==> run a: inputs <==
==> flow/design.v <==
module fp1(sig1, sig2, exp1, exp2, sign1, sign2, signew, expnew, signnew);
input wire [10:0] sig1, sig2; 
input wire [3:0] exp1, exp2;
input wire sign1, sign2;
output wire [21:0] signew;
output wire [4:0] expnew;
output wire signnew;
assign expnew = exp1 + exp2 - 3'b111;
assign signew = sig1 * sig2;
assign signnew = sign1 ^ sign2;
endmodule
module fp2(sig, exp, sign, fp_result, under, over);
input wire [21:0] sig;
input wire [4:0] exp;
input wire sign;
output wire [15:0] fp_result;
output wire under, over;
reg [21:0] tempsig;
reg [4:0] tempexp;
reg underflow;
reg overflow;
always @(*)
begin
	if(sig[20]==1'b0)
		begin
			tempsig = sig >> 1;
			tempexp = exp + 1'b1;
		end
	else 
		begin
			tempsig = sig;
			tempexp = exp;
		end
	if (tempexp > 5'd24) underflow = 1'b1;
	else underflow = 1'b0;
	if (tempexp[4]==1) overflow = 1'b1;
	else overflow =1'b0;
end
assign fp_result = {sign, tempexp[3:0], tempsig[19:9] };
assign under = underflow;
assign over = overflow;
endmodule
module fp_mul(clk, op1, op2, result, under, over);
input wire clk;
input wire [15:0] op1, op2;
output reg [15:0] result;
output reg under, over;
reg [15:0] op1reg, op2reg;
wire [21:0] signew;
wire [4:0] expnew;
wire signnew;
wire [15:0] fp_result;
wire fp_under, fp_over;
always @(posedge clk)
begin
	op1reg <= op1;
	op2reg <= op2;
	result <= fp_result;
	under <= fp_under;
	over <= fp_over;
end
fp1 stage1(.sig1(op1reg[10:0]), .sig2(op2reg[10:0]), .exp1(op1reg[14:11]), .exp2(op2reg[14:11]),
	.sign1(op1reg[15]), .sign2(op2reg[15]), .signew(signew), .expnew(expnew), .signnew(signnew));
fp2 stage2(.sig(signew), .exp(expnew), .sign(signnew), .fp_result(fp_result), .under(fp_under), .over(fp_over));
endmodule
==> flow/run.sh <==
#!/bin/bash
# the make line also repeats each setting of config.mk as NAME=value (left out here)
make -C /OpenROAD-flow-scripts/flow DESIGN_CONFIG=/design/flow/config.mk WORK_HOME=/design/flow/orfs CLKGATE_MAP_FILE= finish
==> flow/config.mk <==
export PLATFORM = sky130hd
export DESIGN_NAME = fp_mul
export DESIGN_NICKNAME = fp_mul
export VERILOG_FILES = /design/flow/design.v
export SDC_FILE = /design/flow/constraint.sdc
export NUM_CORES = 4
export LEC_CHECK = 0
export ABC_AREA = 1
export CAP_MARGIN = 20
export CELL_PAD_IN_SITES_DETAIL_PLACEMENT = 0
export CORE_ASPECT_RATIO = 0.83
export CORE_MARGIN = 6
export CORE_UTILIZATION = 60
export CTS_CLUSTER_DIAMETER = 226
export CTS_CLUSTER_SIZE = 99
export GPL_TIMING_DRIVEN = 1
export PLACE_DENSITY_LB_ADDON = 0.22
export SETUP_SLACK_MARGIN = 0.54
export SLEW_MARGIN = 35
export TNS_END_PERCENT = 70
==> flow/constraint.sdc <==
create_clock -name core_clock -period 5.04 [get_ports {clk}]
set_input_delay 1.0080 -clock core_clock [delete_from_list [all_inputs] [get_ports {clk}]]
set_output_delay 1.0080 -clock core_clock [all_outputs]
set_load 0.01 [all_outputs]
==> run b: changes against run a <==
Settings changed: CORE_MARGIN 6 to 10, CORE_UTILIZATION 60 to 39, CTS_CLUSTER_DIAMETER 226 to 300, GPL_TIMING_DRIVEN 1 to default, PLACE_DENSITY_LB_ADDON 0.22 to default, SETUP_SLACK_MARGIN 0.54 to -0.25.
==> run c: changes against run a <==
Settings changed: CORE_ASPECT_RATIO 0.83 to 0.93, CORE_MARGIN 6 to 2, CORE_UTILIZATION 60 to 72, CTS_CLUSTER_DIAMETER 226 to 300, GPL_TIMING_DRIVEN 1 to default, SETUP_SLACK_MARGIN 0.54 to -0.24.
==> flow/constraint.sdc (replaced) <==
create_clock -name core_clock -period 5.61 [get_ports {clk}]
set_input_delay 1.1220 -clock core_clock [delete_from_list [all_inputs] [get_ports {clk}]]
set_output_delay 1.1220 -clock core_clock [all_outputs]
set_load 0.01 [all_outputs]
==> results <==
                                                               run b                  run a                     run c
Outcome                             no timing/DRC/antenna violations  no timing/DRC/antenna violations  no timing/DRC/antenna violations
Leakage power total                                       0.00396 uW             0.00419 uW                0.00378 uW
Number of non-clock buffers                                       80                    111                        51
Slew at the pin with the worst max-slew slack               0.410 ns               0.407 ns                  0.504 ns
Max Clock Skew                                            0.00732 ns             0.00453 ns                 0.0243 ns
First-pass GRT wire length                                  21500 um               24600 um                  22300 um
Well-tap cell count                                              189                    115                        99
Max stage delay cell, worst path               sky130_fd_sc_hd__fa_1  sky130_fd_sc_hd__fa_1  sky130_fd_sc_hd__dfxtp_1
Switching power                                              1840 uW                2360 uW                   1710 uW
Met1 WL                                                      5890 um                5950 um                   4670 um
Overall die height                                            130 um                 101 um                   90.1 um
Number of instances in the placed design                         994                    909                       875
Internal portion of total power                              1840 uW                2400 uW                   1500 uW
Power consumed by the clock network                           369 uW                 410 uW                    242 uW

* * *

==> job 2553 <==
Starts from the design.v that is shown in full above.
export LEC_CHECK = 0
export CAP_MARGIN = 20
export CELL_PAD_IN_SITES_DETAIL_PLACEMENT = 0
export CORE_ASPECT_RATIO = 0.83
export CORE_MARGIN = 2
export CORE_UTILIZATION = 62
export CTS_CLUSTER_DIAMETER = 46
export CTS_CLUSTER_SIZE = 99
export SLEW_MARGIN = 35
export TNS_END_PERCENT = 70
create_clock -name core_clock -period 5.04 [get_ports {clk}]
run.sh (not shown) runs the stock make flow with config.mk's settings and CLKGATE_MAP_FILE=.
==> inputs of job 7780, as changes to job 2553 <==
- ABC_AREA: not set -> 1
- CAP_MARGIN: 20 -> 0
- CORE_UTILIZATION: 62 -> 71
- CTS_CLUSTER_SIZE: 99 -> 73
- SETUP_SLACK_MARGIN: not set -> 0.61
==> inputs of job 2060, as changes to job 2553 <==
- ABC_AREA: not set -> 1
- CORE_UTILIZATION: 62 -> 67
- CTS_CLUSTER_SIZE: 99 -> 73
==> results <==
|  | job 2553 | job 7780 | job 2060 |
|---|---|---|---|
| Simple-gate portion of the synthesized area | 0.155 | 0.203 | 0.203 |
| Number of multi-input combinational cells | 382 | - | 474 |
| Count of TritonRoute iterations in the first routing pass | 6 | - | 4 |
| Count of antenna diodes in the layout | 0 | - | 0 |
| Number of cells after detailed placement | 759 | 893 | 916 |
| Utilization after layout | 0.837 | - | 0.819 |
| Max-cap check violation count | 0 | - | 0 |
| Via density per instance | 5.52 | - | 5.11 |
| Worst stage delay on the critical path | 570 ps | - | 590 ps |
| Minimum setup slack among reg-to-reg paths | -240 ps | - | 240 ps |
| Tally of nets with antenna violations remaining after routing | 0 | - | 0 |
| PnR Total Power | 4.60 mW | - | 3.89 mW |
| Result of the run | finished with violations | aborted with a tool error | no timing/DRC/antenna violations |
| Last stage reached | - | global routing | - |
| Layout check failures | setup timing | - | - |
| Total power density per cell area | 662 nW/µm² | - | 575 nW/µm² |
| Cell mode on critical path | fa_1 | - | fa_1 |
Power figures rest on the tool's default switching activity, not on a simulated workload.
